v36:
==> flow/design.v <==
module ComplexALU(
    input wire [31:0] operand1,
    input wire [31:0] operand2,
    input wire [3:0] opcode,
    output reg [31:0] result
);
always @(*) begin
    case(opcode)
        4'b0000: begin 
            result[31:16] = operand1[31:16] + operand2[31:16];
            result[15:0] = operand1[15:0] + operand2[15:0];
        end
        4'b0001: begin 
            result[31:16] = operand1[31:16] - operand2[31:16];
            result[15:0] = operand1[15:0] - operand2[15:0];
        end
        4'b0010: begin  
            result[31:16] = (operand1[31:16] * operand2[31:16]) - (operand1[15:0] * operand2[15:0]);
            result[15:0] = (operand1[31:16] * operand2[15:0]) + (operand1[15:0] *operand2[31:16]);
        end
        default:  
            result = 32'h0;
    endcase
end
endmodule
module RegisterFile(
    input wire clk,
    input wire rst,
    input wire [4:0] read_addr1,
    input wire [4:0] read_addr2,
    input wire [4:0] write_addr,
    input wire write_enable,
    input wire [31:0] write_data,
    output reg [31:0] read_data1,
    output reg [31:0] read_data2
);
reg [31:0] registers [15:0];
integer i;
always @(*) begin
	read_data1 = registers[read_addr1[3:0]];
    read_data2 = registers[read_addr2[3:0]];
end
always @(posedge clk) begin
    if (rst) begin
        for (i = 0; i < 16; i = i + 1)
            registers[i] <= 32'h0;
        registers[0] <= 32'h00010002;  
        registers[1] <= 32'h00030004;  
    end
	else if (write_enable) begin
        registers[write_addr[3:0]] <= write_data;
    end
end
endmodule
module Processor(
    input wire clk,
    input wire rst,
    input wire [15:0] instruction,
    output reg [4:0] pc,
    output wire [31:0] result,
    output wire [31:0] data_1,
    output wire [31:0] data_2
);
RegisterFile reg_file_inst(
    .clk(clk),
    .rst(rst),
    .read_addr1({1'b0, instruction[11:8]}),
    .read_addr2({1'b0, instruction[7:4]}),
    .write_addr({1'b0, instruction[3:0]}),
    .write_enable(1'b1),
    .write_data(result),
    .read_data1(data_1),
    .read_data2(data_2)
);
ComplexALU alu(
    .operand1(data_1),
    .operand2(data_2),
    .opcode(instruction[15:12]),
    .result(result)
);
always @(posedge clk) begin
    if (rst)
        pc <= 5'd0;
    else
        pc <= pc + 1;
end
endmodule
Settings: LEC_CHECK=0, ABC_AREA=1, CAP_MARGIN=20, CORE_MARGIN=2, CORE_UTILIZATION=32, SLEW_MARGIN=20; clock period 25.0 ns.
run.sh (not shown) runs the stock make flow with config.mk's settings and CLKGATE_MAP_FILE=.
### v36 -> v8
- CTS_CLUSTER_SIZE: unset -> 39
- CORE_UTILIZATION: 32 -> 68
- SETUP_SLACK_MARGIN: unset -> -1.15
- ABC_AREA: 1 -> unset
- MAX_ROUTING_LAYER: unset -> met4
- the clock period (ns, I/O delays scaled along): 25.0 -> 11.5
==> results <==
v8 never completed, since it errored out during global routing (5_1_grt). Between v36 and v8, cell area after placement decreased. v8: starting utilization of the core area is 36 points higher than what v36 reported. v8 — arithmetic-cell share of the synthesized area counting full adders, half adders and majority gates 2.3 points higher, v36 as reference. Comparing v36 and v8, y dimension of the die is lower on v8. As far as fraction of registers with async set or reset after synthesis goes, v8 and v36 are indistinguishable; the numbers are identical. From v36 to v8 the numbers moved as follows: summed instance area of the synthesized netlist down 4900 sq um; mean instance size in the synthesized netlist rose about 46%; synthesized cell count saw a decrease; die size fell about 60%; post-synthesis share of cell area spent on and, or, nand and nor gates lost 14 points. Summary: core area, v8 better than v36.
What v49 does differently from v8 at the input level:
- SETUP_SLACK_MARGIN changed from -1.15 to 3.42
- CORE_UTILIZATION changed from 68 to 65
- CTS_CLUSTER_SIZE removed (was 39)
### Flow results
The die width reported for v49 is greater than that of v8 by 5.8 microns. The post-cts resize count in v49 sits 384 above the value recorded for v8. In terms of instance tally after logic synthesis, v49 and v8 differ only marginally. Between v8 and v49, TritonCTS buffer count is higher for v49, v8 comes in under that. Status: number of different library cells in the post-synthesis netlist parity (v8, v49). v49 vs. v8: worst slack at placement went up by 280 ps. Diff v8 -> v49: share of the core filled by cells before placement fell by 3.0 points; half-perimeter wire length after placement fell by about 7%. Comparing v8 and v49, the higher die size was measured on v49. v49: GRT-0183 in global routing (5_1_grt) -> run aborted. v49 vs. v8: number of setup buffers added after CTS increased by about 400% relative to the old numbers; async set or reset register ratio after synthesis closely matched the old numbers.


before:
RTL: the design.v shown in full above, as it stands there.
Settings: LEC_CHECK=0, CAP_MARGIN=20, CORE_MARGIN=2, CORE_UTILIZATION=40, SLEW_MARGIN=20; clock period 20.7 ns.
before | status: complete | timing, DRC, antenna: pass
[inputs] after vs before
Settings: PLACE_DENSITY: unset -> 0.64; CORE_UTILIZATION: 40 -> 72; CTS_CLUSTER_SIZE: unset -> 50; SETUP_SLACK_MARGIN: unset -> -1.15; the clock period (ns, I/O delays scaled along): 20.7 -> 11.5.
## What came out
- Summary of before and after: one run falls short of a clean finish, namely after.
- Total CTS buffers ends up higher on before.
- before → after: number of standard cells reported by yosys saw little to no change; count of instances resized after the clock tree is built saw an increase; overall die width saw a decrease; placed cell count saw a decrease; floorplan utilization saw an increase.
- Area of the die is lower on after
- Diff before..after | Yosys chip area | unchanged
- Taking after as 1.0, before lands at 1.3 on overall die height.
- In after relative to before, final weighted congestion of routability-driven global placement had gone up by more than 10%.
- Post-synthesis share of cell area spent on and, or, nand and nor gates came out exactly the same in before and after.


RTL: the design.v shown in full above, as it stands there.
clock: 11.8 ns
lec_check: 0
abc_area: 0
cap_margin: 20
core_margin: 2
core_utilization: 72
cts_cluster_diameter: 365
cts_cluster_size: 99
place_density: 0.37
slew_margin: 20
tns_end_percent: 10
The baseline failed in global routing (5_1_grt) (GRT-0116).
Rerun with:
- ABC_AREA: 0 -> not set
- CORE_UTILIZATION: 72 -> 40
- CTS_CLUSTER_DIAMETER: 365 -> not set
- CTS_CLUSTER_SIZE: 99 -> not set
- PLACE_DENSITY: 0.37 -> not set
- SETUP_SLACK_MARGIN: not set -> 2.53
- TNS_END_PERCENT: 10 -> not set
- clock period: 11.8 -> 12.9 ns (I/O delays scaled with it)
This time the run finished with setup timing left.
Die area came out higher by well over a third.
Synthesized area does not change.
Synthesized cell count is unchanged.
